## config.mk

```make
export PLATFORM = sky130hd
export DESIGN_NAME = rrc_filter
export DESIGN_NICKNAME = rrc_filter
export VERILOG_FILES = /design/flow/design.v
export SDC_FILE = /design/flow/constraint.sdc
export NUM_CORES = 4
export LEC_CHECK = 0
export ABC_AREA = 1
export CAP_MARGIN = 20
export CORE_ASPECT_RATIO = 0.93
export CORE_MARGIN = 2
export CORE_UTILIZATION = 72
export CTS_CLUSTER_DIAMETER = 42
export CTS_CLUSTER_SIZE = 98
export PLACE_DENSITY_LB_ADDON = 0.16
export SETUP_SLACK_MARGIN = 2.41
export SLEW_MARGIN = 20
export TNS_END_PERCENT = 15
```

## constraint.sdc

```tcl
create_clock -name core_clock -period 8.15 [get_ports {clk}]
set_input_delay 1.6300 -clock core_clock [delete_from_list [all_inputs] [get_ports {clk}]]
set_output_delay 1.6300 -clock core_clock [all_outputs]
set_load 0.01 [all_outputs]
```

## design.v

```verilog
`timescale 1ns / 1ps
module rrc_filter #(
	parameter WIDTH = 9
)(
	input logic clk,
	input logic rst,
	input logic signed [WIDTH-1:0] filter_in,
	output logic signed [WIDTH-1:0] filter_out
);
	logic signed [WIDTH-1:0] shift_reg_out [0:31];
	logic signed [2*WIDTH-1:0] mul_sum [0:32];
	logic signed [23:0] acc_sum;
	integer i;
	always @(posedge clk or posedge rst) begin
		if(rst) begin
			for(i = 0; i < 32; i=i+1) begin
				shift_reg_out[i] <= 9'b0;
			end
		end
		else begin
			shift_reg_out[0] <= filter_in;
			for(i = 0; i < 31; i=i+1) begin
				shift_reg_out[i+1] <= shift_reg_out[i];
			end
		end
	end
	multiplier_9b #(.WIDTH(9)) MUL0(.mul_in(filter_in), .coefficient(9'd0), .mul_out(mul_sum[0]));
	multiplier_9b #(.WIDTH(9)) MUL1(.mul_in(shift_reg_out[0]), .coefficient(-9'd1), .mul_out(mul_sum[1]));
	multiplier_9b #(.WIDTH(9)) MUL2(.mul_in(shift_reg_out[1]), .coefficient(9'd1),.mul_out(mul_sum[2]));
	multiplier_9b #(.WIDTH(9)) MUL3(.mul_in(shift_reg_out[2]), .coefficient(9'd0),.mul_out(mul_sum[3]));
	multiplier_9b #(.WIDTH(9)) MUL4(.mul_in(shift_reg_out[3]), .coefficient(-9'd1),.mul_out(mul_sum[4]));
	multiplier_9b #(.WIDTH(9)) MUL5(.mul_in(shift_reg_out[4]), .coefficient(9'd2),.mul_out(mul_sum[5]));
	multiplier_9b #(.WIDTH(9)) MUL6(.mul_in(shift_reg_out[5]), .coefficient(9'd0),.mul_out(mul_sum[6]));
	multiplier_9b #(.WIDTH(9)) MUL7(.mul_in(shift_reg_out[6]), .coefficient(-9'd2),.mul_out(mul_sum[7]));
	multiplier_9b #(.WIDTH(9)) MUL8(.mul_in(shift_reg_out[7]), .coefficient(9'd2),.mul_out(mul_sum[8]));
	multiplier_9b #(.WIDTH(9)) MUL9(.mul_in(shift_reg_out[8]), .coefficient(9'd0),.mul_out(mul_sum[9]));
	multiplier_9b #(.WIDTH(9)) MUL10(.mul_in(shift_reg_out[9]), .coefficient(-9'd6),.mul_out(mul_sum[10]));
	multiplier_9b #(.WIDTH(9)) MUL11(.mul_in(shift_reg_out[10]), .coefficient(9'd8),.mul_out(mul_sum[11]));
	multiplier_9b #(.WIDTH(9)) MUL12(.mul_in(shift_reg_out[11]), .coefficient(9'd10),.mul_out(mul_sum[12]));
	multiplier_9b #(.WIDTH(9)) MUL13(.mul_in(shift_reg_out[12]), .coefficient(-9'd28),.mul_out(mul_sum[13]));
	multiplier_9b #(.WIDTH(9)) MUL14(.mul_in(shift_reg_out[13]), .coefficient(-9'd14),.mul_out(mul_sum[14]));
	multiplier_9b #(.WIDTH(9)) MUL15(.mul_in(shift_reg_out[14]), .coefficient(9'd111),.mul_out(mul_sum[15]));
	multiplier_9b #(.WIDTH(9)) MUL16(.mul_in(shift_reg_out[15]), .coefficient(9'd196),.mul_out(mul_sum[16]));
	multiplier_9b #(.WIDTH(9)) MUL17(.mul_in(shift_reg_out[16]), .coefficient(9'd111),.mul_out(mul_sum[17]));
	multiplier_9b #(.WIDTH(9)) MUL18(.mul_in(shift_reg_out[17]), .coefficient(-9'd14),.mul_out(mul_sum[18]));
	multiplier_9b #(.WIDTH(9)) MUL19(.mul_in(shift_reg_out[18]), .coefficient(-9'd28),.mul_out(mul_sum[19]));
	multiplier_9b #(.WIDTH(9)) MUL20(.mul_in(shift_reg_out[19]), .coefficient(9'd10),.mul_out(mul_sum[20]));
	multiplier_9b #(.WIDTH(9)) MUL21(.mul_in(shift_reg_out[20]), .coefficient(9'd8),.mul_out(mul_sum[21]));
	multiplier_9b #(.WIDTH(9)) MUL22(.mul_in(shift_reg_out[21]), .coefficient(-9'd6),.mul_out(mul_sum[22]));
	multiplier_9b #(.WIDTH(9)) MUL23(.mul_in(shift_reg_out[22]), .coefficient(9'd0),.mul_out(mul_sum[23]));
	multiplier_9b #(.WIDTH(9)) MUL24(.mul_in(shift_reg_out[23]), .coefficient(9'd2),.mul_out(mul_sum[24]));
	multiplier_9b #(.WIDTH(9)) MUL25(.mul_in(shift_reg_out[24]), .coefficient(-9'd2),.mul_out(mul_sum[25]));
	multiplier_9b #(.WIDTH(9)) MUL26(.mul_in(shift_reg_out[25]), .coefficient(9'd0),.mul_out(mul_sum[26]));
	multiplier_9b #(.WIDTH(9)) MUL27(.mul_in(shift_reg_out[26]), .coefficient(9'd2),.mul_out(mul_sum[27]));
	multiplier_9b #(.WIDTH(9)) MUL28(.mul_in(shift_reg_out[27]), .coefficient(-9'd1),.mul_out(mul_sum[28]));
	multiplier_9b #(.WIDTH(9)) MUL29(.mul_in(shift_reg_out[28]), .coefficient(9'd0),.mul_out(mul_sum[29]));
	multiplier_9b #(.WIDTH(9)) MUL30(.mul_in(shift_reg_out[29]), .coefficient(9'd1),.mul_out(mul_sum[30]));
	multiplier_9b #(.WIDTH(9)) MUL31(.mul_in(shift_reg_out[30]), .coefficient(-9'd1),.mul_out(mul_sum[31]));
	multiplier_9b #(.WIDTH(9)) MUL32(.mul_in(shift_reg_out[31]), .coefficient(9'd0),.mul_out(mul_sum[32]));
	always_comb begin : accumulate_sum
		acc_sum = mul_sum[0] + mul_sum[1] + mul_sum[2] + mul_sum[3] + mul_sum[4] + 
		mul_sum[5] + mul_sum[6] + mul_sum[7] + mul_sum[8] + mul_sum[9] + 
		mul_sum[10] + mul_sum[11] + mul_sum[12] + mul_sum[13] + mul_sum[14] + 
		mul_sum[15] + mul_sum[16] + mul_sum[17] + mul_sum[18] + mul_sum[19] + 
		mul_sum[20] + mul_sum[21] + mul_sum[22] + mul_sum[23] + mul_sum[24] + 
		mul_sum[25] + mul_sum[26] + mul_sum[27] + mul_sum[28] + mul_sum[29] + 
		mul_sum[30] + mul_sum[31] + mul_sum[32];  
	end
	logic signed [15:0] trunc_frac_sum;
	assign trunc_frac_sum = acc_sum[23:8];
	always_ff @( posedge clk or posedge rst ) begin : blockName
		if(rst) begin
			filter_out <= 0;
		end
		else if(trunc_frac_sum > 255) begin
			filter_out <= 255;
		end
		else if(trunc_frac_sum < -256) begin
			filter_out <= -256;
		end
		else begin
			filter_out <= trunc_frac_sum;
		end
	end
endmodule
module multiplier_9b #(
	parameter WIDTH = 9
)(
	input logic signed [WIDTH-1:0] mul_in,
	input logic signed [WIDTH-1:0] coefficient,
	output logic signed [2*WIDTH-1:0] mul_out
);
	assign mul_out = mul_in * coefficient;
endmodule
```

## run.sh

```bash
#!/bin/bash
# the make line also repeats each setting of config.mk as NAME=value (left out here)
make -C /OpenROAD-flow-scripts/flow DESIGN_CONFIG=/design/flow/config.mk WORK_HOME=/design/flow/orfs CLKGATE_MAP_FILE= finish
```

==> run_results.csv, run 1 <==
group,metric,value,unit
worst_setup_path,end_kind,"flop",
route,first_pass_iters,9,
synthesis,synthAdderAreaFrac,47.89,%
synthesis,logic_family,"adder cells",
min_path,worstHoldPathType,"reg2reg",
layout,fillers,1501,
timing,setup_slack,-1.219,ns
synthesis,ys_cells,2344,
run,tool_warnings,67,
min_path,hold_depth,0,
synthesis,ys_async_sr_fraction,100.0,%
synthesis,netlist_area,25720,um2
grt,use_met2,71.67,%
grt,antenna_found_initial,0,
synthesis,yosysTopAreaCell,"fa_1",
synthesis,yosysMostFrequentCell,"inv_1",
die,io_pins,20,
route,via_count,18480,
clock_tree,clock_path_buffers,3,
layout,comb_area,16820,um2
grt,grt_use_met1,50.51,%
worst_setup_path,worstPathRequired,8.62,ns
min_path,hold_end,"shift_reg_out[29][0]$_DFF_PP0_",
timing,min_period,9.369,ns
timing,worst_pin_slew,1.095,ns
timing,grt_setup_unrepaired,"yes",
timing,finalSetupViolCount,9,
route,antenna_left,0,
die,core,35100,um2
grt,busiest_layer,"met2",
timing,tns,-10.86,ns
clock_tree,ctsHoldBuffers,0,
synthesis,synth_area_per_cell,10.97,um2
timing,hold_viol_final,0,
synthesis,synth_cell_types,35,
synthesis,top_cells_by_area,"fa_1 (32%), dfrtp_1 (28%), ha_1 (16%)",
clock_tree,clkTransAtPathRegs,0.07,ns
synthesis,synthCells,2344,
worst_setup_path,critPathBufInv,6,
grt,grt_pass1_vias,21640,
timing,skew,0.03861,ns
placement,place_hpwl,53560,um
worst_setup_path,path_class,"reg2reg",
min_path,hp-start,"shift_reg_out[28][0]$_DFF_PP0_",
layout,synthToLayoutAreaGrowth,21.00,%
run,max-cap-violations,0,
clock_tree,clkLatencyLatePin,0.62,ns
worst_setup_path,crit_path_max_fanout,8,
grt,globalRouteMet3Util,16.59,%
worst_setup_path,crit_path_end,"filter_out[1]$_DFF_PP0_",
layout,nets,3448,
route,drc,0,
route,wl_per_cell,24.01,um
grt,grt_pass1_wl,120700,um
worst_setup_path,max_stage_delay,0.66,ns
synthesis,synth_flops,288,
die,die_area,37250,um2
die,die_width,200.0,um
worst_setup_path,cp-start-kind,"flop",
timing,drv_slew,0,
synthesis,synth-xor-area-share,4.899,%
worst_setup_path,cp_num_cells,37,
worst_setup_path,critPathSlowestCell,"fa_1",
route,routed_wl,77010,um
synthesis,ys_sh_aoi,4.169,%
synthesis,ys.flop_type,"dfrtp_1",
run_status,check-failures,"negative setup slack",
timing,fmax,106.7,MHz
synthesis,ys_seq_share,28.02,%
worst_setup_path,crit_path_start,"shift_reg_out[14][0]$_DFF_PP0_",
die,row_count,66,
synthesis,edf_count,0,
worst_setup_path,reg2reg_from,"shift_reg_out[14][0]$_DFF_PP0_",
synthesis,yosysWarnings,4,
clock_tree,numClockSinks,288,
worst_setup_path,r2r_setup_slack,-1.22,ns
placement,placed_area,28550,um2
timing,relSlewSlack,26.99,%
route,routed_via_density,5.763,
synthesis,ys_sh_mux,0,%
clock_tree,tritoncts,"built",
placement,numPortBuffers,19,
layout,flop_area,7217,um2
run_status,status,"complete, but fails checks",
clock_tree,cts-buffers-inserted,40,
die,fp.dieH,186.3,um
worst_setup_path,r2r_cells,37,
synthesis,yosysTopAreaCellShare,31.83,%
grt,grt_max_degree,178,
layout,finish.utilization,88.67,%
placement,gp_congestion,0.9375,
synthesis,yosys-top-cells-count,"inv_1 (690), fa_1 (409), ha_1 (330), dfrtp_1 (288), nand2_1 (168)",
synthesis,ys_area,25720,um2
die,fp-utilization,73.28,%
clock_tree,htreeDepth,2,
timing,fin_crit_sh,115.0,%
clock_tree,cts-root-buf,"clkbuf_16",
synthesis,simple_gate_share,4.938,%
worst_setup_path,rr_endpoint,"filter_out[1]$_DFF_PP0_",
grt,grt_usage,44.82,%
worst_setup_path,arrival,9.84,ns
worst_setup_path,crit_top_cell,"nand2_1",
grt,grt_overflow,0,
synthesis,synth_nets,3094,
route,drt_iter0_markers,1506,
layout,final_area,31120,um2
worst_setup_path,critPathTopFamily,"adder cells",
timing,finalHoldWorstSlack,0.3216,ns
metal layers:
layer,wire length [um],part of all wire (%),vias to the layer above
met4,6429,8.3,2
met2,36660,48,963
met5,46,0.060,-
li1,-,-,7701
met3,7309,9.5,493
met1,26560,34,9322
area by class of cell:
cell class / count / area share, %
Timing Repair Buffer: 313 / 7.948
Tap cell: 476 / 1.914
Inverter: 690 / 8.334
Multi-Input combinational cell: 1365 / 54.05
Sequential cell: 288 / 23.19
Clock inverter: 31 / 1.202
Clock buffer: 43 / 3.353
Antenna cell: 1 / 0.008041
per-stage QoR:
stage / worst slack, ns / cells
after floorplan: -0.8686 / 2344
after global placement: -1.090 / 3107
after detailed placement: -1.348 / 3107
after CTS: -0.9061 / 3203
after global routing: -1.500 / 3206
final: -1.219 / 3207
timing repair:
action,4_1_cts,5_1_grt
setup buffers,22,2
resized,150,32
pin swaps,124,21
setup endpoints to repair,9,9
==> run 2: changes to the inputs <==
- CAP_MARGIN: 20 -> 40
- CELL_PAD_IN_SITES_DETAIL_PLACEMENT: default -> 0
- CELL_PAD_IN_SITES_GLOBAL_PLACEMENT: default -> 0
- CORE_ASPECT_RATIO: 0.93 -> 1.04
- CTS_CLUSTER_DIAMETER: 42 -> 223
- CTS_CLUSTER_SIZE: 98 -> default
- GPL_ROUTABILITY_DRIVEN: default -> 0
- HOLD_SLACK_MARGIN: default -> 0.29
- MAX_ROUTING_LAYER: default -> met4
- PLACE_DENSITY_LB_ADDON: 0.16 -> 0.06
- SETUP_SLACK_MARGIN: 2.41 -> -0.59
- TNS_END_PERCENT: 15 -> 50
- clock period: 8.15 -> 7.78 ns (I/O delays scaled with it)
==> run 2 against run 1 <==
Effect of this change: still fails the layout checks on negative setup slack; synthesized area did not move; final cell count rose by 1.1%; count of clock-buffer cells in the layout rose by 4; cell area rose by 0.53%; via count fell by 0.44%.
==> run_results.csv, run 2 <==
group,metric,value,unit
run_status,status,"complete, but fails checks",
run_status,check-failures,"negative setup slack",
synthesis,synth_cell_types,35,
synthesis,yosysTopAreaCellShare,31.83,%
synthesis,logic_family,"adder cells",
synthesis,ys_cells,2344,
timing,fin_crit_sh,125.8,%
worst_setup_path,reg2reg_from,"shift_reg_out[14][3]$_DFF_PP0_",
timing,grt_setup_unrepaired,"yes",
timing,setup_slack,-2.005,ns
placement,numPortBuffers,19,
synthesis,synthAdderAreaFrac,47.89,%
synthesis,edf_count,0,
synthesis,netlist_area,25720,um2
min_path,hp-start,"shift_reg_out[5][5]$_DFF_PP0_",
synthesis,synth_flops,288,
synthesis,synth-xor-area-share,4.899,%
die,core,35210,um2
worst_setup_path,critPathTopFamily,"adder cells",
synthesis,ys.flop_type,"dfrtp_1",
route,first_pass_iters,8,
synthesis,synth_area_per_cell,10.97,um2
route,drt_iter0_markers,1434,
clock_tree,clkLatencyLatePin,0.57,ns
run,tool_warnings,67,
worst_setup_path,critPathSlowestCell,"fa_1",
grt,antenna_found_initial,2,
min_path,hold_depth,0,
worst_setup_path,crit_path_max_fanout,8,
die,fp-utilization,73.05,%
synthesis,yosysWarnings,4,
clock_tree,tritoncts,"built",
worst_setup_path,rr_endpoint,"filter_out[3]$_DFF_PP0_",
route,antenna_left,0,
synthesis,synth_nets,3094,
synthesis,top_cells_by_area,"fa_1 (32%), dfrtp_1 (28%), ha_1 (16%)",
grt,grt_overflow,0,
synthesis,ys_area,25720,um2
timing,finalSetupViolCount,9,
die,fp.dieH,196.7,um
route,routed_wl,74310,um
worst_setup_path,crit_path_start,"shift_reg_out[14][3]$_DFF_PP0_",
worst_setup_path,path_class,"reg2reg",
clock_tree,cts-root-buf,"clkbuf_16",
synthesis,yosysTopAreaCell,"fa_1",
die,row_count,70,
worst_setup_path,max_stage_delay,0.60,ns
die,io_pins,20,
route,wl_per_cell,22.91,um
layout,final_cells,3243,
clock_tree,htreeDepth,2,
grt,grt_max_degree,148,
grt,grt_usage,40.40,%
clock_tree,clkTransAtPathRegs,0.06,ns
worst_setup_path,cp_num_cells,38,
worst_setup_path,crit_path_end,"filter_out[3]$_DFF_PP0_",
min_path,worstHoldPathType,"reg2reg",
layout,nets,3500,
synthesis,ys_sh_aoi,4.169,%
clock_tree,cts-buffers-inserted,34,
timing,hold_viol_final,0,
worst_setup_path,worstPathRequired,8.28,ns
placement,place_hpwl,52430,um
worst_setup_path,critPathBufInv,4,
synthesis,ys_sh_mux,0,%
worst_setup_path,crit_top_cell,"nand2_1",
worst_setup_path,r2r_setup_slack,-2.00,ns
synthesis,simple_gate_share,4.938,%
route,drc,0,
timing,drv_slew,0,
route,via_count,18400,
min_path,hold_end,"shift_reg_out[6][5]$_DFF_PP0_",
layout,synthToLayoutAreaGrowth,21.65,%
synthesis,yosys-top-cells-count,"inv_1 (690), fa_1 (409), ha_1 (330), dfrtp_1 (288), nand2_1 (168)",
layout,final_area,31290,um2
clock_tree,clock_path_buffers,3,
run,max-cap-violations,0,
grt,grt_pass1_vias,20850,
timing,relSlewSlack,45.41,%
grt,grt_pass1_wl,108400,um
worst_setup_path,cp-start-kind,"flop",
placement,place_inst,3155,
route,routed_via_density,5.674,
synthesis,yosysMostFrequentCell,"inv_1",
timing,skew,0.02497,ns
synthesis,synthCells,2344,
die,die_width,189.3,um
timing,worst_pin_slew,0.8188,ns
worst_setup_path,r2r_cells,38,
worst_setup_path,arrival,10.28,ns
clock_tree,ctsHoldBuffers,0,
synthesis,ys_seq_share,28.02,%
timing,fmax,102.2,MHz
clock_tree,numClockSinks,288,
worst_setup_path,end_kind,"flop",
placement,placed_area,28960,um2
die,die_area,37250,um2
synthesis,ys_async_sr_fraction,100.0,%
timing,tns,-17.80,ns
timing,min_period,9.785,ns
## run 2: repair_timing
| action | 4_1_cts | 5_1_grt |
|---|---|---|
| cloned | 0 | 0 |
| buffers inserted | 5 | 22 |
| setup endpoints to repair | 9 | 9 |
| pin swaps | 39 | 93 |
| gates resized | 71 | 136 |
## run 2: per-layer routing
metal	vias up	wire (um)	global-route usage (%)
met3	394	5475	9.028
li1	7804	-	-
met1	9295	25210	43.96
met5	-	0	-
met4	0	5685	22.62
met2	907	37930	68.92
## run 2: area by class of cell
cell class,count,area [um2]
multi-input combinational,1365,16890
tap,468,585.6
antenna,1,2.502
sequential,288,7216
clock inverter,13,132.6
inverter,690,2594
timing repair buffer,371,2908
fill,1538,3921
clock buffer,47,959.7
## run 2: per-stage QoR
| stage | worst slack, ns | hold slack, ns | utilization (%) |
|---|---|---|---|
| after detailed placement | -1.741 | 0.3347 | 82.25 |
| after global routing | -2.205 | 0.3525 | 88.86 |
| after global placement | -1.429 | 0.3319 | 82.17 |
| after CTS | -1.353 | 0.3290 | 86.51 |
| final | -2.005 | 0.3258 | 88.86 |
| after floorplan | -1.239 | 0.3312 | - |
==> run 3: changes to the inputs <==
- CAP_MARGIN: 40 -> 10
- HOLD_SLACK_MARGIN: 0.29 -> default
- SETUP_SLACK_MARGIN: -0.59 -> 1.18
- clock period: 7.78 -> 7.82 ns (I/O delays scaled with it)
==> run 3 against run 2 <==
Effect of this change: the layout still fails its checks (negative setup slack); via count fell by 0.70%; non-clock buffer count fell by 10; fmax rose by 2.2%; setup slack improved by 0.25 ns; global-route usage rose by 1.4 points.
==> run_results.csv, run 3 <==
group,metric,value,unit
run_status,status,"complete, but fails checks",
run_status,check-failures,"negative setup slack",
synthesis,ys.flop_type,"dfrtp_1",
synthesis,yosys-top-cells-count,"inv_1 (690), fa_1 (409), ha_1 (330), dfrtp_1 (288), nand2_1 (168)",
timing,drv_slew,0,
synthesis,yosysTopAreaCellShare,31.83,%
route,wl_per_cell,22.60,um
die,io_pins,20,
worst_setup_path,r2r_cells,43,
clock_tree,ctsHoldBuffers,0,
synthesis,ys_sh_aoi,4.169,%
timing,fmax,104.4,MHz
worst_setup_path,arrival,10.07,ns
synthesis,synth_cell_types,35,
timing,grt_setup_unrepaired,"yes",
grt,grt_pass1_vias,21250,
worst_setup_path,cp-start-kind,"flop",
clock_tree,numClockSinks,288,
layout,nets,3487,
clock_tree,clkLatencyLatePin,0.60,ns
clock_tree,clkTransAtPathRegs,0.07,ns
die,core,35210,um2
synthesis,synth-xor-area-share,4.899,%
timing,finalHoldWorstSlack,0.3445,ns
route,routed_wl,73010,um
synthesis,yosysMostFrequentCell,"inv_1",
synthesis,ys_sh_mux,0,%
route,routed_via_density,5.657,
worst_setup_path,worstPathRequired,8.31,ns
route,drc,0,
clock_tree,clock_path_buffers,3,
synthesis,edf_count,0,
worst_setup_path,max_stage_delay,0.69,ns
clock_tree,cts-buffers-inserted,31,
synthesis,synth_area_per_cell,10.97,um2
die,die_area,37250,um2
run,max-cap-violations,0,
timing,min_period,9.576,ns
timing,setup_slack,-1.756,ns
worst_setup_path,critPathBufInv,8,
synthesis,ys_area,25720,um2
route,drt_iter0_markers,1230,
worst_setup_path,critPathTopFamily,"adder cells",
timing,skew,0.01176,ns
synthesis,synthAdderAreaFrac,47.89,%
layout,comb_area,16910,um2
die,fp-utilization,73.05,%
synthesis,synth_nets,3094,
worst_setup_path,crit_path_end,"filter_out[7]$_DFF_PP0_",
grt,grt_overflow,0,
grt,antenna_found_initial,1,
worst_setup_path,reg2reg_from,"shift_reg_out[14][3]$_DFF_PP0_",
timing,hold_viol_final,0,
die,die_width,189.3,um
min_path,hp-start,"shift_reg_out[25][1]$_DFF_PP0_",
min_path,hold_depth,0,
run,tool_warnings,69,
timing,fin_crit_sh,122.5,%
layout,fillers,1532,
synthesis,top_cells_by_area,"fa_1 (32%), dfrtp_1 (28%), ha_1 (16%)",
die,fp.dieH,196.7,um
clock_tree,tritoncts,"built",
synthesis,logic_family,"adder cells",
placement,placed_area,28870,um2
synthesis,yosysTopAreaCell,"fa_1",
clock_tree,htreeDepth,1,
layout,flop_area,7217,um2
synthesis,synth_flops,288,
worst_setup_path,cp_num_cells,43,
grt,grt_max_degree,150,
route,antenna_left,0,
grt,grt_usage,41.85,%
route,via_count,18270,
clock_tree,cts-root-buf,"clkbuf_16",
min_path,worstHoldPathType,"reg2reg",
synthesis,ys_async_sr_fraction,100.0,%
worst_setup_path,end_kind,"flop",
worst_setup_path,crit_path_start,"shift_reg_out[14][3]$_DFF_PP0_",
worst_setup_path,r2r_setup_slack,-1.76,ns
placement,numPortBuffers,19,
worst_setup_path,crit_path_max_fanout,8,
timing,relSlewSlack,19.25,%
min_path,hold_end,"shift_reg_out[26][1]$_DFF_PP0_",
die,row_count,70,
synthesis,ys_seq_share,28.02,%
timing,finalSetupViolCount,9,
worst_setup_path,path_class,"reg2reg",
layout,synthToLayoutAreaGrowth,21.28,%
layout,final_area,31190,um2
placement,place_hpwl,52140,um
worst_setup_path,critPathSlowestCell,"fa_2",
synthesis,synthCells,2344,
grt,grt_pass1_wl,112700,um
route,first_pass_iters,5,
synthesis,yosysWarnings,4,
synthesis,netlist_area,25720,um2
synthesis,ys_cells,2344,
worst_setup_path,rr_endpoint,"filter_out[7]$_DFF_PP0_",
timing,worst_pin_slew,1.203,ns
synthesis,simple_gate_share,4.938,%
## run 3: routing by layer
metal / vias up / wire, um / track usage, %
met4: 0 / 5772 / 24.95
met2: 856 / 36900 / 71.23
met5: - / 0 / -
met1: 9234 / 25540 / 46.46
li1: 7771 / - / -
met3: 411 / 4789 / 7.318
## run 3: final cells by class
type / instances / area share, %
Inverter: 690 / 8.315
Timing Repair Buffer: 361 / 9.033
Clock buffer: 41 / 2.736
Multi-Input combinational cell: 1365 / 54.20
Tap cell: 468 / 1.877
Sequential cell: 288 / 23.14
Clock inverter: 15 / 0.6859
Antenna cell: 2 / 0.01604
## run 3: stage by stage
stage / std cells / setup slack, ns / TNS [ns] / util [%]
floorplan: 2344 / -1.199 / -10.52 / -
global placement: 3145 / -1.394 / -12.35 / 82.00
detailed placement: 3145 / -1.730 / -15.07 / 82.00
CTS: 3222 / -1.246 / -11.00 / 87.92
global route: 3229 / -2.007 / -17.76 / 88.59
finish: 3230 / -1.756 / -15.61 / 88.59
## run 3: what timing repair did
item,CTS,global route
pin swaps,129,35
resized,179,38
buffers inserted,21,5
setup endpoints to repair,9,9
==> run 4: changes to the inputs <==
- CAP_MARGIN: 10 -> 30
- CELL_PAD_IN_SITES_DETAIL_PLACEMENT: 0 -> 1
- CORE_ASPECT_RATIO: 1.04 -> 0.54
- CORE_MARGIN: 2 -> 9
- CORE_UTILIZATION: 72 -> 40
- CTS_CLUSTER_DIAMETER: 223 -> default
- CTS_CLUSTER_SIZE: default -> 31
- GPL_TIMING_DRIVEN: default -> 0
- MAX_ROUTING_LAYER: met4 -> default
- MIN_ROUTING_LAYER: default -> met1
- PLACE_DENSITY_LB_ADDON: 0.06 -> 0.26
- SETUP_SLACK_MARGIN: 1.18 -> default
- TNS_END_PERCENT: 50 -> default
- clock period: 7.82 -> 17.7 ns (I/O delays scaled with it)
==> run 4 against run 3 <==
Effect of this change: now clean on timing, DRC and antenna; fmax shrank 7.6%; setup slack better by 9.1 ns; non-clock buffer count down 337; register-to-register slack better by 9.1 ns; count of clock-buffer cells in the layout fell by 5; sequential cell count unchanged; sequential share of layout area up 2.6 points; clock skew rose by 0.0028 ns; critical path type unchanged; largest cell class unchanged.
==> run_results.csv, run 4 <==
group,metric,value,unit
min_path,hp-start,"shift_reg_out[25][0]$_DFF_PP0_",
timing,grt_setup_unrepaired,"no",
timing,hold_viol_final,0,
worst_setup_path,reg2reg_from,"shift_reg_out[14][8]$_DFF_PP0_",
worst_setup_path,r2r_cells,35,
synthesis,simple_gate_share,4.938,%
run,tool_warnings,61,
clock_tree,clkTransAtPathRegs,0.07,ns
worst_setup_path,cp_num_cells,35,
layout,synthToLayoutAreaGrowth,8.903,%
route,first_pass_iters,5,
run,max-cap-violations,0,
layout,finish.utilization,44.61,%
die,row_count,67,
grt,antenna_found_initial,3,
worst_setup_path,rr_endpoint,"filter_out[4]$_DFF_PP0_",
worst_setup_path,arrival,10.77,ns
synthesis,synth_area_per_cell,10.97,um2
placement,place_hpwl,59270,um
synthesis,yosysWarnings,4,
route,wl_met3,4928,um
clock_tree,numClockSinks,288,
die,die_width,363.1,um
timing,fmax,96.50,MHz
timing,finalSetupViolCount,0,
clock_tree,tritoncts,"built",
synthesis,yosysMostFrequentCell,"inv_1",
clock_tree,post_cts_resized,0,
grt,grt_usage,19.48,%
route,topRoutingLayerUsed,"met4",
synthesis,ys_async_sr_fraction,100.0,%
worst_setup_path,crit_path_max_fanout,17,
route,routed_wl,69330,um
clock_tree,cts_setup_buffers,0,
synthesis,yosysTopAreaCell,"fa_1",
die,core,62790,um2
worst_setup_path,critPathTopFamily,"adder cells",
run_status,status,"no timing/DRC/antenna violations",
clock_tree,cts-buffers-inserted,29,
placement,numPortBuffers,19,
die,die_area,74190,um2
clock_tree,htreeDepth,1,
die,fp.dieH,204.3,um
timing,worst_pin_slew,0.9259,ns
worst_setup_path,critPathBufInv,8,
worst_setup_path,end_kind,"flop",
route,via_count,15880,
route,routed_via_density,4.886,
worst_setup_path,critPathSlowestCell,"dfrtp_1",
worst_setup_path,r2r_setup_slack,7.34,ns
clock_tree,cts-root-buf,"clkbuf_16",
synthesis,ys.flop_type,"dfrtp_1",
route,drc,0,
layout,final_area,28010,um2
min_path,hold_depth,0,
worst_setup_path,max_stage_delay,0.88,ns
clock_tree,clock_path_buffers,3,
synthesis,logic_family,"adder cells",
synthesis,yosys-top-cells-count,"inv_1 (690), fa_1 (409), ha_1 (330), dfrtp_1 (288), nand2_1 (168)",
timing,skew,0.01459,ns
synthesis,ys_seq_share,28.02,%
timing,fin_crit_sh,58.54,%
grt,grt_pass1_vias,18450,
timing,min_period,10.36,ns
synthesis,top_cells_by_area,"fa_1 (32%), dfrtp_1 (28%), ha_1 (16%)",
worst_setup_path,crit_top_cell,"fa_1",
die,io_pins,20,
synthesis,ys_area,25720,um2
clock_tree,ctsHoldBuffers,0,
synthesis,ys_sh_aoi,4.169,%
route,wl_per_cell,21.33,um
route,m1WireLength,35630,um
timing,drv_slew,0,
synthesis,netlist_area,25720,um2
clock_tree,clkLatencyLatePin,0.59,ns
synthesis,synth_nets,3094,
route,drt_iter0_markers,1029,
timing,relSlewSlack,38.14,%
synthesis,ys_sh_mux,0,%
worst_setup_path,cp-start-kind,"flop",
synthesis,ys_cells,2344,
route,antenna_left,0,
timing,tns,0,ns
min_path,worstHoldPathType,"reg2reg",
worst_setup_path,crit_path_end,"filter_out[4]$_DFF_PP0_",
synthesis,edf_count,0,
layout,nets,3148,
grt,grt_pass1_wl,110500,um
grt,grt_max_degree,100,
die,fp-utilization,40.96,%
layout,final_cells,3250,
synthesis,synth_cell_types,35,
synthesis,synth_flops,288,
min_path,hold_end,"shift_reg_out[26][0]$_DFF_PP0_",
worst_setup_path,path_class,"reg2reg",
synthesis,yosysTopAreaCellShare,31.83,%
synthesis,synth-xor-area-share,4.899,%
placement,placed_area,27040,um2
grt,grt_overflow,0,
worst_setup_path,worstPathRequired,18.11,ns
placement,place_inst,3195,
worst_setup_path,crit_path_start,"shift_reg_out[14][8]$_DFF_PP0_",
route,wl_met2,27960,um
synthesis,synthAdderAreaFrac,47.89,%
synthesis,synthCells,2344,
[run 4: cell type report]
type | count | area (um2)
plain buffers | 1 | 3.754
clock inverters | 14 | 151.4
clock buffers | 36 | 802.0
multi-input cells | 1365 | 15920
repair buffers | 23 | 280.3
diodes | 5 | 12.51
fillers | 6859 | 34780
flip-flops and latches | 288 | 7207
well taps | 828 | 1036
inverters | 690 | 2597
[run 4: per-stage QoR]
step / setup slack [ns] / hold slack (ns)
after floorplan: 6.211 / 0.3312
after global placement: 2.257 / 0.3325
after detailed placement: 7.451 / 0.3356
after CTS: 7.357 / 0.3409
after global routing: 6.669 / 0.3503
final: 7.338 / 0.3358
[run 4: per-layer routing]
metal  vias to the layer above  global-route usage (%)
met2                       308                   27.56
li1                       7093                       -
met1                      8427                   30.71
met3                        52                   4.415
met4                         0                   2.348
met5                         -                       0
==> run 5: changes to the inputs <==
- CAP_MARGIN: 30 -> 20
- CELL_PAD_IN_SITES_DETAIL_PLACEMENT: 1 -> default
- CELL_PAD_IN_SITES_GLOBAL_PLACEMENT: 0 -> default
- CORE_ASPECT_RATIO: 0.54 -> default
- CORE_MARGIN: 9 -> 2
- CORE_UTILIZATION: 40 -> 68
- CTS_CLUSTER_SIZE: 31 -> default
- GPL_ROUTABILITY_DRIVEN: 0 -> default
- GPL_TIMING_DRIVEN: 0 -> default
- MIN_ROUTING_LAYER: met1 -> default
- PLACE_DENSITY_LB_ADDON: 0.26 -> default
- clock period: 17.7 -> 9.49 ns (I/O delays scaled with it)
==> run 5 against run 4 <==
Effect of this change: still clean; clock skew up 0.0020 ns; register-to-register slack got worse by 7.1 ns.
==> run_results.csv, run 5 <==
group,metric,value,unit
die,fp.dieH,198.5,um
min_path,worstHoldPathType,"reg2reg",
worst_setup_path,critPathBufInv,8,
timing,relSlewSlack,21.43,%
run,tool_warnings,64,
synthesis,synthAdderAreaFrac,47.89,%
placement,placed_area,26800,um2
worst_setup_path,end_kind,"flop",
run_status,status,"no timing/DRC/antenna violations",
timing,finalSetupViolCount,0,
route,drt_iter0_markers,772,
worst_setup_path,critPathSlowestCell,"fa_2",
synthesis,yosys-top-cells-count,"inv_1 (690), fa_1 (409), ha_1 (330), dfrtp_1 (288), nand2_1 (168)",
synthesis,ys_cells,2344,
route,drc,0,
worst_setup_path,cp_num_cells,41,
grt,grt_max_degree,77,
clock_tree,clkTransAtPathRegs,0.06,ns
min_path,hp-start,"shift_reg_out[25][3]$_DFF_PP0_",
layout,fillers,2524,
synthesis,ys_area,25720,um2
placement,place_inst,2907,
synthesis,ys_sh_mux,0,%
timing,grt_setup_unrepaired,"yes",
synthesis,ys_seq_share,28.02,%
timing,skew,0.01655,ns
route,wl_per_cell,19.57,um
timing,setup_slack,0.1974,ns
synthesis,logic_family,"adder cells",
placement,post-place-ws,-0.1502,ns
timing,fmax,107.6,MHz
worst_setup_path,critPathTopFamily,"adder cells",
route,first_pass_iters,5,
worst_setup_path,cp-start-kind,"flop",
synthesis,synth_flops,288,
clock_tree,tritoncts,"built",
synthesis,yosysWarnings,4,
run,max-cap-violations,0,
worst_setup_path,crit_path_max_fanout,8,
worst_setup_path,crit_path_start,"shift_reg_out[14][3]$_DFF_PP0_",
timing,drv_slew,0,
worst_setup_path,r2r_cells,41,
synthesis,yosysMostFrequentCell,"inv_1",
clock_tree,cts-buffers-inserted,31,
worst_setup_path,path_class,"reg2reg",
synthesis,yosysTopAreaCell,"fa_1",
placement,place_hpwl,49090,um
grt,grt_pass1_vias,17810,
die,die_width,198.5,um
synthesis,synthCells,2344,
synthesis,ys_async_sr_fraction,100.0,%
synthesis,top_cells_by_area,"fa_1 (32%), dfrtp_1 (28%), ha_1 (16%)",
route,routed_wl,58380,um
route,antenna_left,0,
min_path,hold_end,"shift_reg_out[26][3]$_DFF_PP0_",
clock_tree,clkLatencyLatePin,0.60,ns
synthesis,synth_area_per_cell,10.97,um2
grt,grt_pass1_wl,94230,um
placement,gp_congestion,0.9554,
grt,grt_overflow,0,
synthesis,yosysTopAreaCellShare,31.83,%
clock_tree,htreeDepth,1,
die,core,37490,um2
synthesis,ys_sh_aoi,4.169,%
synthesis,ys.flop_type,"dfrtp_1",
timing,hold_viol_final,0,
layout,synthToLayoutAreaGrowth,11.20,%
route,via_count,15770,
worst_setup_path,worstPathRequired,9.97,ns
timing,fin_crit_sh,97.92,%
worst_setup_path,max_stage_delay,0.60,ns
worst_setup_path,reg2reg_from,"shift_reg_out[14][3]$_DFF_PP0_",
synthesis,edf_count,0,
layout,final_cells,2983,
die,fp-utilization,68.61,%
clock_tree,numClockSinks,288,
die,io_pins,20,
synthesis,synth_nets,3094,
grt,antenna_found_initial,2,
synthesis,synth-xor-area-share,4.899,%
route,routed_via_density,5.286,
die,die_area,39390,um2
min_path,hold_depth,0,
grt,grt_usage,32.13,%
layout,flop_area,7222,um2
clock_tree,cts-root-buf,"clkbuf_16",
synthesis,simple_gate_share,4.938,%
worst_setup_path,arrival,9.77,ns
synthesis,netlist_area,25720,um2
clock_tree,clock_path_buffers,3,
layout,comb_area,16520,um2
timing,min_period,9.293,ns
timing,tns,0,ns
timing,worst_pin_slew,1.176,ns
synthesis,synth_cell_types,35,
placement,numPortBuffers,19,
worst_setup_path,crit_path_end,"filter_out[7]$_DFF_PP0_",
worst_setup_path,r2r_setup_slack,0.20,ns
worst_setup_path,rr_endpoint,"filter_out[7]$_DFF_PP0_",
layout,nets,3200,
worst_setup_path,crit_top_cell,"fa_1",
layout,final_area,28600,um2
die,row_count,71,
run 5: per-stage QoR:
stage                     utilization (%)  hold WS [ns]
final                               76.29        0.3412
after global routing                76.29        0.3352
after CTS                           74.56        0.3367
after detailed placement            71.50        0.3347
after global placement              71.50        0.3316
after floorplan                         -        0.3312
run 5: repair_timing:
item	CTS	global route
gates resized	20	115
hold buffers	0	0
hold endpoints to repair	0	0
pin swaps	5	41
setup endpoints to repair	8	9
setup buffers	4	17
run 5: layout make-up:
type,count,share of cell area (%)
diodes,1,0.008749
multi-input cells,1365,57.76
inverters,690,9.069
flip-flops and latches,288,25.25
clock buffers,37,2.896
well taps,511,2.235
repair buffers,74,2.148
clock inverters,17,0.6343
run 5: layer usage:
layer	vias to the layer above	track usage, %	wire, um
met5	-	0	0
met4	0	10.97	2244
met3	112	4.239	2373
met2	305	55.18	29130
met1	8147	42.69	24630
li1	7205	-	-
==> run 6: changes to the inputs <==
- CELL_PAD_IN_SITES_DETAIL_PLACEMENT: default -> 2
- CELL_PAD_IN_SITES_GLOBAL_PLACEMENT: default -> 2
- CORE_ASPECT_RATIO: default -> 1.04
- CORE_MARGIN: 2 -> 8
- CORE_UTILIZATION: 68 -> 30
- GPL_ROUTABILITY_DRIVEN: default -> 1
- HOLD_SLACK_MARGIN: default -> -0.01
- MAX_ROUTING_LAYER: default -> met4
- MIN_ROUTING_LAYER: default -> met2
- PLACE_DENSITY: default -> 0.42
- SETUP_SLACK_MARGIN: default -> 1.72
- TNS_END_PERCENT: default -> 60
- clock period: 9.49 -> 10.4 ns (I/O delays scaled with it)
==> run 6 against run 5 <==
Effect of this change: non-clock buffer count is 18 higher; first-iteration DRC count up 96%; setup slack better by 0.94 ns; final cell count up 21%; critical endpoint is now filter_out[2]$_DFF_PP0_.
==> run_results.csv, run 6 <==
group,metric,value,unit
synthesis,yosysWarnings,4,
synthesis,ys_sh_aoi,4.169,%
synthesis,synth_area_per_cell,10.97,um2
timing,skew,0.04227,ns
min_path,hp-start,"shift_reg_out[8][4]$_DFF_PP0_",
clock_tree,clock_path_buffers,3,
synthesis,yosysMostFrequentCell,"inv_1",
layout,nets,3226,
die,fp.dieH,314.6,um
synthesis,netlist_area,25720,um2
grt,grt_pass1_vias,29100,
synthesis,simple_gate_share,4.938,%
clock_tree,clkLatencyLatePin,0.61,ns
run,tool_warnings,69,
synthesis,synthCells,2344,
placement,numPortBuffers,19,
synthesis,yosysTopAreaCellShare,31.83,%
synthesis,ys_cells,2344,
worst_setup_path,path_class,"reg2reg",
synthesis,yosysTopAreaCell,"fa_1",
synthesis,ys_async_sr_fraction,100.0,%
worst_setup_path,reg2reg_from,"shift_reg_out[14][2]$_DFF_PP0_",
min_path,hold_end,"shift_reg_out[9][4]$_DFF_PP0_",
timing,worst_pin_slew,1.038,ns
route,wl_per_cell,22.49,um
placement,place_hpwl,66380,um
die,fp-utilization,30.27,%
grt,grt_usage,27.82,%
clock_tree,cts-root-buf,"clkbuf_16",
route,via_count,21870,
min_path,hold_depth,0,
synthesis,top_cells_by_area,"fa_1 (32%), dfrtp_1 (28%), ha_1 (16%)",
die,io_pins,20,
timing,grt_setup_unrepaired,"yes",
layout,synthToLayoutAreaGrowth,19.25,%
min_path,worstHoldPathType,"reg2reg",
clock_tree,ctsHoldBuffers,0,
synthesis,edf_count,0,
grt,grt_max_degree,150,
synthesis,logic_family,"adder cells",
synthesis,ys_area,25720,um2
die,die_width,303.1,um
route,drt_iter0_markers,1514,
worst_setup_path,crit_path_max_fanout,8,
layout,comb_area,17340,um2
placement,placed_area,27410,um2
worst_setup_path,cp_num_cells,43,
synthesis,ys_sh_mux,0,%
layout,flop_area,7228,um2
worst_setup_path,critPathSlowestCell,"fa_2",
timing,hold_viol_final,0,
grt,grt_overflow,0,
synthesis,yosys-top-cells-count,"inv_1 (690), fa_1 (409), ha_1 (330), dfrtp_1 (288), nand2_1 (168)",
synthesis,synth-xor-area-share,4.899,%
timing,drv_slew,0,
worst_setup_path,rr_endpoint,"filter_out[2]$_DFF_PP0_",
clock_tree,tritoncts,"built",
route,antenna_left,0,
worst_setup_path,r2r_setup_slack,1.13,ns
worst_setup_path,critPathTopFamily,"adder cells",
worst_setup_path,max_stage_delay,0.67,ns
timing,tns,0,ns
clock_tree,cts-buffers-inserted,39,
synthesis,synthAdderAreaFrac,47.89,%
die,die_area,95360,um2
worst_setup_path,arrival,9.79,ns
clock_tree,numClockSinks,288,
die,core,84970,um2
timing,relSlewSlack,30.57,%
route,routed_wl,81450,um
worst_setup_path,cp-start-kind,"flop",
timing,fmax,107.9,MHz
route,first_pass_iters,5,
worst_setup_path,r2r_cells,43,
worst_setup_path,crit_path_end,"filter_out[2]$_DFF_PP0_",
clock_tree,htreeDepth,2,
layout,finish.utilization,36.10,%
synthesis,synth_flops,288,
route,drc,0,
layout,fillers,8914,
synthesis,synth_nets,3094,
placement,gp_congestion,0.8688,
synthesis,ys.flop_type,"dfrtp_1",
timing,finalSetupViolCount,0,
synthesis,ys_seq_share,28.02,%
synthesis,synth_cell_types,35,
route,routed_via_density,6.039,
worst_setup_path,worstPathRequired,10.92,ns
grt,grt_pass1_wl,125100,um
die,row_count,109,
timing,min_period,9.266,ns
run,max-cap-violations,0,
clock_tree,clkTransAtPathRegs,0.05,ns
run_status,status,"no timing/DRC/antenna violations",
worst_setup_path,critPathBufInv,9,
grt,antenna_found_initial,2,
worst_setup_path,crit_path_start,"shift_reg_out[14][2]$_DFF_PP0_",
layout,final_area,30670,um2
worst_setup_path,end_kind,"flop",
timing,fin_crit_sh,89.10,%
[run 6: metal layers]
layer	global-route usage, %	part of all wire (%)	wire length [um]
met1	-	0	0
met2	31.71	55	44870
met5	-	0	0
met4	2.841	2.4	1959
met3	38.38	43	34620
[run 6: final cells by class]
class | count | share of cell area, %
Antenna cell | 8 | 0.06527
Clock buffer | 47 | 3.410
Clock inverter | 22 | 0.8771
Inverter | 690 | 8.465
Multi-Input combinational cell | 1365 | 56.55
Sequential cell | 288 | 23.57
Tap cell | 1110 | 4.528
Timing Repair Buffer | 92 | 2.542
[run 6: stage by stage]
step,worst slack [ns],hold WS [ns],instances
after floorplan,1.381,0.3312,2344
after global placement,0.4008,0.3321,3484
after detailed placement,0.2844,0.3362,3484
after CTS,1.038,0.3491,3581
after global routing,0.7026,0.3520,3620
final,1.134,0.3463,3622
[run 6: what timing repair did]
action                                  CTS  global route
endpoints found under the setup margin    9             9
setup buffers                            28            32
resized                                 136           181
pin swaps                                80           118
==> run 7: changes to the inputs <==
- CELL_PAD_IN_SITES_DETAIL_PLACEMENT: 2 -> 0
- CELL_PAD_IN_SITES_GLOBAL_PLACEMENT: 2 -> 0
- CORE_MARGIN: 8 -> 2
- CORE_UTILIZATION: 30 -> 71
- CTS_CLUSTER_DIAMETER: default -> 205
- GPL_ROUTABILITY_DRIVEN: 1 -> 0
- HOLD_SLACK_MARGIN: -0.01 -> default
- MIN_ROUTING_LAYER: met2 -> default
- PLACE_DENSITY: 0.42 -> default
- PLACE_DENSITY_LB_ADDON: default -> 0.04
- TNS_END_PERCENT: 60 -> 50
- clock period: 10.4 -> 8.48 ns (I/O delays scaled with it)
==> run 7 against run 6 <==
Effect of this change: now fails the layout checks on negative setup slack; first-iteration DRC count fell by 23%; sequential cell count did not move; sequential share of layout area rose by 0.24 points; register-to-register slack got worse by 2.2 ns; synthesized cell count did not move; largest cell class unchanged; via count fell by 21%; core utilization rose by 48 points; clock skew fell by 0.016 ns.
==> run_results.csv, run 7 <==
group,metric,value,unit
route,drt_iter0_markers,1166,
grt,grt_usage,37.14,%
worst_setup_path,worstPathRequired,8.95,ns
worst_setup_path,cp_num_cells,41,
timing,drv_slew,0,
worst_setup_path,critPathBufInv,8,
die,fp-utilization,71.49,%
timing,fmax,104.9,MHz
worst_setup_path,max_stage_delay,0.60,ns
die,row_count,71,
placement,post-place-ws,-0.9892,ns
synthesis,yosysMostFrequentCell,"inv_1",
run,tool_warnings,67,
timing,min_period,9.534,ns
synthesis,synth-xor-area-share,4.899,%
timing,relSlewSlack,35.13,%
synthesis,ys_sh_mux,0,%
grt,busiest_layer,"met2",
synthesis,yosysTopAreaCell,"fa_1",
timing,grt_setup_unrepaired,"yes",
synthesis,top_cells_by_area,"fa_1 (32%), dfrtp_1 (28%), ha_1 (16%)",
clock_tree,clkTransAtPathRegs,0.06,ns
worst_setup_path,crit_path_end,"filter_out[3]$_DFF_PP0_",
timing,fin_crit_sh,112.4,%
route,antenna_left,0,
die,fp.dieH,198.1,um
worst_setup_path,critPathTopFamily,"adder cells",
timing,tns,-9.257,ns
timing,worst_pin_slew,0.9730,ns
synthesis,synthCells,2344,
synthesis,synthAdderAreaFrac,47.89,%
clock_tree,numClockSinks,288,
timing,hold_viol_final,0,
grt,grt_pass1_wl,101400,um
worst_setup_path,r2r_cells,41,
route,via_count,17240,
min_path,hp-start,"shift_reg_out[5][1]$_DFF_PP0_",
die,die_area,37760,um2
clock_tree,cts-root-buf,"clkbuf_16",
synthesis,synth_nets,3094,
run_status,check-failures,"negative setup slack",
min_path,hold_end,"shift_reg_out[6][1]$_DFF_PP0_",
worst_setup_path,rr_endpoint,"filter_out[3]$_DFF_PP0_",
synthesis,simple_gate_share,4.938,%
grt,grt_overflow,0,
layout,nets,3376,
synthesis,logic_family,"adder cells",
die,core,35980,um2
clock_tree,clkLatencyLatePin,0.56,ns
worst_setup_path,path_class,"reg2reg",
worst_setup_path,arrival,10.01,ns
clock_tree,htreeDepth,2,
worst_setup_path,reg2reg_from,"shift_reg_out[14][3]$_DFF_PP0_",
worst_setup_path,critPathSlowestCell,"fa_1",
route,routed_wl,65500,um
grt,antenna_found_initial,0,
worst_setup_path,crit_path_max_fanout,8,
clock_tree,clock_path_buffers,3,
synthesis,yosysWarnings,4,
timing,skew,0.02651,ns
synthesis,yosysTopAreaCellShare,31.83,%
worst_setup_path,crit_path_start,"shift_reg_out[14][3]$_DFF_PP0_",
run_status,status,"complete, but fails checks",
layout,fillers,1880,
placement,numPortBuffers,19,
synthesis,ys.flop_type,"dfrtp_1",
route,wl_per_cell,20.95,um
grt,grt_pass1_vias,19630,
synthesis,yosys-top-cells-count,"inv_1 (690), fa_1 (409), ha_1 (330), dfrtp_1 (288), nand2_1 (168)",
timing,setup_slack,-1.054,ns
synthesis,netlist_area,25720,um2
grt,grt_max_degree,148,
worst_setup_path,end_kind,"flop",
clock_tree,cts-buffers-inserted,34,
route,drc,0,
clock_tree,tritoncts,"built",
min_path,worstHoldPathType,"reg2reg",
synthesis,ys_async_sr_fraction,100.0,%
synthesis,ys_area,25720,um2
route,first_pass_iters,6,
synthesis,synth_cell_types,35,
die,die_width,190.6,um
grt,use_met2,64.88,%
grt,globalRouteMet3Util,5.636,%
synthesis,synth_flops,288,
route,routed_via_density,5.512,
placement,place_hpwl,49790,um
die,io_pins,20,
timing,finalSetupViolCount,9,
run,max-cap-violations,0,
worst_setup_path,crit_top_cell,"fa_1",
grt,grt_use_met1,43.29,%
worst_setup_path,r2r_setup_slack,-1.05,ns
synthesis,ys_seq_share,28.02,%
min_path,hold_depth,0,
worst_setup_path,cp-start-kind,"flop",
synthesis,ys_sh_aoi,4.169,%
synthesis,edf_count,0,
synthesis,ys_cells,2344,
synthesis,synth_area_per_cell,10.97,um2
layout,synthToLayoutAreaGrowth,17.89,%
[run 7: layout make-up]
type	count	area [um2]	share of cell area, %
clock inverters	19	271.5	0.8954
flip-flops and latches	288	7218	23.81
clock buffers	42	952.2	3.140
inverters	690	2594	8.554
multi-input cells	1365	16740	55.22
diodes	2	5.005	0.01651
repair buffers	247	1946	6.417
well taps	474	593.1	1.956
[run 7: per-layer routing]
| metal | vias up | part of all wire (%) | wire, um |
|---|---|---|---|
| met5 | - | 0 | 0 |
| met4 | 0 | 5.1 | 3316 |
| met3 | 226 | 5.2 | 3411 |
| met2 | 639 | 52 | 34290 |
| met1 | 8797 | 37 | 24480 |
| li1 | 7573 | - | - |
[run 7: repair_timing]
action,4_1_cts,5_1_grt
gates resized,61,122
endpoints found under the hold margin,0,0
setup buffers,9,10
pin swaps,58,93
setup endpoints to repair,9,9
hold buffers,0,0
[run 7: through the flow]
step	area (um2)	util [%]	hold WS [ns]	std cells
3_3_place_gp	28080	78.04	0.3321	3044
4_1_cts	29690	82.52	0.3459	3114
3_5_place_dp	28080	78.04	0.3347	3044
2_1_floorplan	25720	-	0.3312	2344
6_report	30320	84.28	0.3436	3127
5_1_grt	30320	84.26	0.3508	3125
==> run 8: changes to the inputs <==
- ABC_AREA: 1 -> default
- CELL_PAD_IN_SITES_DETAIL_PLACEMENT: 0 -> default
- CELL_PAD_IN_SITES_GLOBAL_PLACEMENT: 0 -> default
- CORE_ASPECT_RATIO: 1.04 -> default
- CORE_UTILIZATION: 71 -> 21
- CTS_CLUSTER_DIAMETER: 205 -> default
- GPL_ROUTABILITY_DRIVEN: 0 -> default
- MAX_ROUTING_LAYER: met4 -> default
- PLACE_DENSITY_LB_ADDON: 0.04 -> default
- SETUP_SLACK_MARGIN: 1.72 -> default
- TNS_END_PERCENT: 50 -> default
- clock period: 8.48 -> 11.6 ns (I/O delays scaled with it)
==> run 8 against run 7 <==
Effect of this change: now clean on timing, DRC and antenna; largest cell class unchanged; critical path type unchanged; final cell count grew 24%; count of clock-buffer cells in the layout increased by 6; cell area down 4.8%; global-route usage decreased by 28 points.
==> run_results.csv, run 8 <==
group,metric,value,unit
grt,antenna_found_initial,2,
clock_tree,numClockSinks,288,
worst_setup_path,crit_path_start,"shift_reg_out[14][0]$_DFF_PP0_",
grt,grt_overflow,0,
worst_setup_path,r2r_setup_slack,0.94,ns
synthesis,logic_family,"adder cells",
timing,fmax,93.77,MHz
timing,fin_crit_sh,91.94,%
clock_tree,clkTransAtPathRegs,0.07,ns
synthesis,ys_sh_mux,0.03933,%
grt,grt_usage,9.294,%
synthesis,netlist_area,25450,um2
synthesis,ys_async_sr_fraction,100.0,%
synthesis,yosysWarnings,4,
synthesis,synth_area_per_cell,11.67,um2
synthesis,ys_cells,2181,
route,routed_via_density,3.689,
placement,gp_congestion,0.8386,
synthesis,synth_cell_types,54,
timing,drv_slew,0,
worst_setup_path,worstPathRequired,12.00,ns
worst_setup_path,max_stage_delay,0.60,ns
timing,hold_viol_final,0,
worst_setup_path,end_kind,"flop",
synthesis,yosysMostFrequentCell,"inv_1",
die,row_count,127,
route,drc,0,
timing,skew,0.01982,ns
route,drt_iter0_markers,743,
layout,synthToLayoutAreaGrowth,13.41,%
synthesis,ys_area,25450,um2
grt,grt_pass1_wl,90580,um
worst_setup_path,critPathBufInv,5,
die,fp-utilization,21.18,%
synthesis,ys_sh_aoi,5.988,%
synthesis,yosysTopAreaCell,"fa_1",
worst_setup_path,crit_path_max_fanout,8,
worst_setup_path,critPathTopFamily,"adder cells",
worst_setup_path,rr_endpoint,"filter_out[6]$_DFF_PP0_",
clock_tree,cts-root-buf,"clkbuf_16",
timing,grt_setup_unrepaired,"no",
route,via_count,14300,
timing,finalHoldWorstSlack,0.3416,ns
min_path,hold_depth,0,
min_path,worstHoldPathType,"reg2reg",
run,tool_warnings,61,
route,insertedDiodeCount,0,
worst_setup_path,cp-start-kind,"flop",
die,io_pins,20,
synthesis,synth-xor-area-share,4.715,%
clock_tree,clock_path_buffers,3,
die,die_width,352.1,um
synthesis,synth_flops,288,
worst_setup_path,crit_path_end,"filter_out[6]$_DFF_PP0_",
worst_setup_path,crit_top_cell,"fa_1",
run,max-cap-violations,0,
synthesis,edf_count,0,
clock_tree,cts_setup_buffers,0,
grt,grt_max_degree,99,
synthesis,simple_gate_share,3.441,%
synthesis,yosys-top-cells-count,"inv_1 (607), fa_1 (409), ha_1 (330), dfrtp_1 (288), xnor2_1 (90)",
route,routed_wl,55080,um
synthesis,synthCells,2181,
grt,grt_pass1_vias,15970,
worst_setup_path,r2r_cells,35,
die,die_area,124000,um2
synthesis,ys.flop_type,"dfrtp_1",
layout,nets,2988,
route,antenna_left,0,
min_path,hp-start,"shift_reg_out[8][3]$_DFF_PP0_",
worst_setup_path,cp_num_cells,35,
min_path,hold_end,"shift_reg_out[9][3]$_DFF_PP0_",
synthesis,yosysTopAreaCellShare,32.17,%
die,core,120100,um2
timing,min_period,10.66,ns
clock_tree,post_cts_resized,0,
timing,tns,0,ns
synthesis,synth_nets,2931,
synthesis,top_cells_by_area,"fa_1 (32%), dfrtp_1 (28%), ha_1 (16%)",
timing,worst_pin_slew,0.9775,ns
worst_setup_path,path_class,"reg2reg",
worst_setup_path,reg2reg_from,"shift_reg_out[14][0]$_DFF_PP0_",
timing,finalSetupViolCount,0,
worst_setup_path,arrival,11.06,ns
clock_tree,cts-buffers-inserted,35,
worst_setup_path,critPathSlowestCell,"fa_1",
clock_tree,ctsHoldBuffers,0,
placement,place_hpwl,46990,um
synthesis,ys_seq_share,28.32,%
die,fp.dieH,352.1,um
placement,numPortBuffers,19,
clock_tree,clkLatencyLatePin,0.56,ns
route,first_pass_iters,6,
run_status,status,"no timing/DRC/antenna violations",
timing,relSlewSlack,34.83,%
clock_tree,tritoncts,"built",
synthesis,synthAdderAreaFrac,48.40,%
clock_tree,htreeDepth,2,
route,wl_per_cell,14.21,um
run 8: metrics by stage:
step           utilization (%)  area, um2  worst slack [ns]  instances
6_report                 24.03      28860            0.9352       3876
5_1_grt                  24.03      28860            0.2772       3876
4_1_cts                  24.03      28860            0.9059       3876
3_5_place_dp             23.04      27680            0.9698       3813
3_3_place_gp             23.04      27680             1.095       3813
2_1_floorplan                -      25450             1.331       2181
run 8: layout make-up:
class	instances	area [um2]
clock buffers	48	1005
inverters	607	2286
well taps	1612	2017
repair buffers	26	242.7
multi-input cells	1280	15930
clock inverters	15	177.7
flip-flops and latches	288	7207
fillers	12850	91270
run 8: routing by layer:
layer	vias to the layer above	wire length, um	global-route usage (%)
met5	-	7	0
met4	2	1245	2.282
met3	72	1695	1.402
met2	180	25980	15.08
met1	7264	26150	12.95
li1	6781	-	-
==> run 9: changes to the inputs <==
- ABC_AREA: default -> 1
- CORE_ASPECT_RATIO: default -> 1.84
- CORE_UTILIZATION: 21 -> 72
- CTS_CLUSTER_DIAMETER: default -> 200
- PLACE_DENSITY_LB_ADDON: default -> 0.18
- SETUP_SLACK_MARGIN: default -> 1.51
- clock period: 11.6 -> 7.92 ns (I/O delays scaled with it)
==> run 9 against run 8 <==
Effect of this change: now fails the layout checks on negative setup slack; sequential share of layout area shrank 1.7 points; die area shrank 70%; cell area up 7.6%; synthesized cell count is 7.5% higher; critical path type unchanged; global-route usage rose by 40 points; setup slack worse by 2.4 ns; via count rose by 33%; non-clock buffer count is 330 higher.
==> run_results.csv, run 9 <==
group,metric,value,unit
run_status,status,"complete, but fails checks",
run_status,check-failures,"negative setup slack",
worst_setup_path,cp_num_cells,42,
synthesis,yosysWarnings,4,
timing,fmax,107.1,MHz
timing,setup_slack,-1.417,ns
clock_tree,clkTransAtPathRegs,0.07,ns
synthesis,synth_cell_types,35,
synthesis,ys_area,25720,um2
worst_setup_path,rr_endpoint,"filter_out[1]$_DFF_PP0_",
worst_setup_path,end_kind,"flop",
route,routed_via_density,5.885,
timing,skew,0.01669,ns
worst_setup_path,r2r_cells,42,
synthesis,synthAdderAreaFrac,47.89,%
worst_setup_path,crit_path_start,"shift_reg_out[14][2]$_DFF_PP0_",
route,first_pass_iters,8,
layout,final_area,31060,um2
die,die_area,37320,um2
route,drt_iter0_markers,1519,
synthesis,ys_async_sr_fraction,100.0,%
synthesis,ys_cells,2344,
die,core,35140,um2
clock_tree,cts-root-buf,"clkbuf_16",
worst_setup_path,worstPathRequired,8.39,ns
route,routed_wl,85690,um
grt,grt_max_degree,165,
synthesis,simple_gate_share,4.938,%
min_path,hp-start,"shift_reg_out[28][3]$_DFF_PP0_",
synthesis,logic_family,"adder cells",
clock_tree,numClockSinks,288,
synthesis,top_cells_by_area,"fa_1 (32%), dfrtp_1 (28%), ha_1 (16%)",
route,drc,0,
layout,nets,3479,
synthesis,netlist_area,25720,um2
min_path,hold_end,"shift_reg_out[29][3]$_DFF_PP0_",
route,via_count,18980,
worst_setup_path,crit_path_end,"filter_out[1]$_DFF_PP0_",
worst_setup_path,cp-start-kind,"flop",
timing,min_period,9.337,ns
synthesis,ys_sh_aoi,4.169,%
layout,synthToLayoutAreaGrowth,20.75,%
grt,grt_overflow,0,
synthesis,edf_count,0,
die,fp-utilization,73.19,%
synthesis,yosysTopAreaCell,"fa_1",
die,fp.dieH,260.4,um
timing,worst_pin_slew,1.069,ns
placement,numPortBuffers,19,
timing,finalHoldWorstSlack,0.3507,ns
timing,grt_setup_unrepaired,"yes",
synthesis,synth_nets,3094,
worst_setup_path,critPathSlowestCell,"fa_1",
grt,antenna_found_initial,2,
worst_setup_path,max_stage_delay,0.61,ns
min_path,hold_depth,0,
placement,placed_area,29260,um2
die,die_width,143.3,um
worst_setup_path,crit_path_max_fanout,8,
synthesis,ys_sh_mux,0,%
timing,hold_viol_final,0,
timing,finalSetupViolCount,9,
synthesis,yosysTopAreaCellShare,31.83,%
layout,final_cells,3226,
run,tool_warnings,67,
clock_tree,clock_path_buffers,3,
synthesis,ys.flop_type,"dfrtp_1",
clock_tree,cts-buffers-inserted,28,
route,wl_per_cell,26.56,um
placement,gp_congestion,1.016,
synthesis,synth-xor-area-share,4.899,%
timing,relSlewSlack,28.73,%
min_path,worstHoldPathType,"reg2reg",
synthesis,yosysMostFrequentCell,"inv_1",
synthesis,synth_flops,288,
die,io_pins,20,
layout,fillers,1571,
synthesis,synth_area_per_cell,10.97,um2
grt,grt_pass1_wl,131400,um
worst_setup_path,r2r_setup_slack,-1.42,ns
placement,place_hpwl,60900,um
worst_setup_path,crit_top_cell,"nand2_1",
worst_setup_path,arrival,9.81,ns
placement,place_inst,3159,
synthesis,ys_seq_share,28.02,%
worst_setup_path,reg2reg_from,"shift_reg_out[14][2]$_DFF_PP0_",
layout,finish.utilization,88.38,%
clock_tree,htreeDepth,1,
grt,grt_usage,49.40,%
-- run 9: metrics by stage --
stage	worst slack, ns	setup TNS, ns
CTS	-1.229	-10.82
detailed placement	-1.357	-11.80
finish	-1.417	-12.48
floorplan	-0.5541	-4.728
global placement	-1.197	-10.52
global route	-1.718	-15.22
-- run 9: cell type report --
cell class / count / area (um2) / share of cell area [%]
multi-input combinational: 1365 / 16880 / 54.36
tap: 475 / 594.3 / 1.914
timing repair buffer: 356 / 2753 / 8.863
clock buffer: 36 / 780.7 / 2.514
antenna: 1 / 2.502 / 0.008057
inverter: 690 / 2594 / 8.351
clock inverter: 15 / 230.2 / 0.7413
sequential: 288 / 7221 / 23.25
-- run 9: routing by layer --
layer,share of wire (%),GRT usage (%),vias up
li1,-,-,7736
met1,28,45.49,9462
met2,49,79.81,1104
met3,8.4,19.16,678
met4,14,50.03,4
met5,0.030,0.6748,-
-- run 9: timing repair --
action                     in CTS  in global routing
gates resized                  56                104
pin swaps                      49                 93
setup buffers                   6                  9
hold buffers                    0                  0
setup endpoints to repair       9                  9
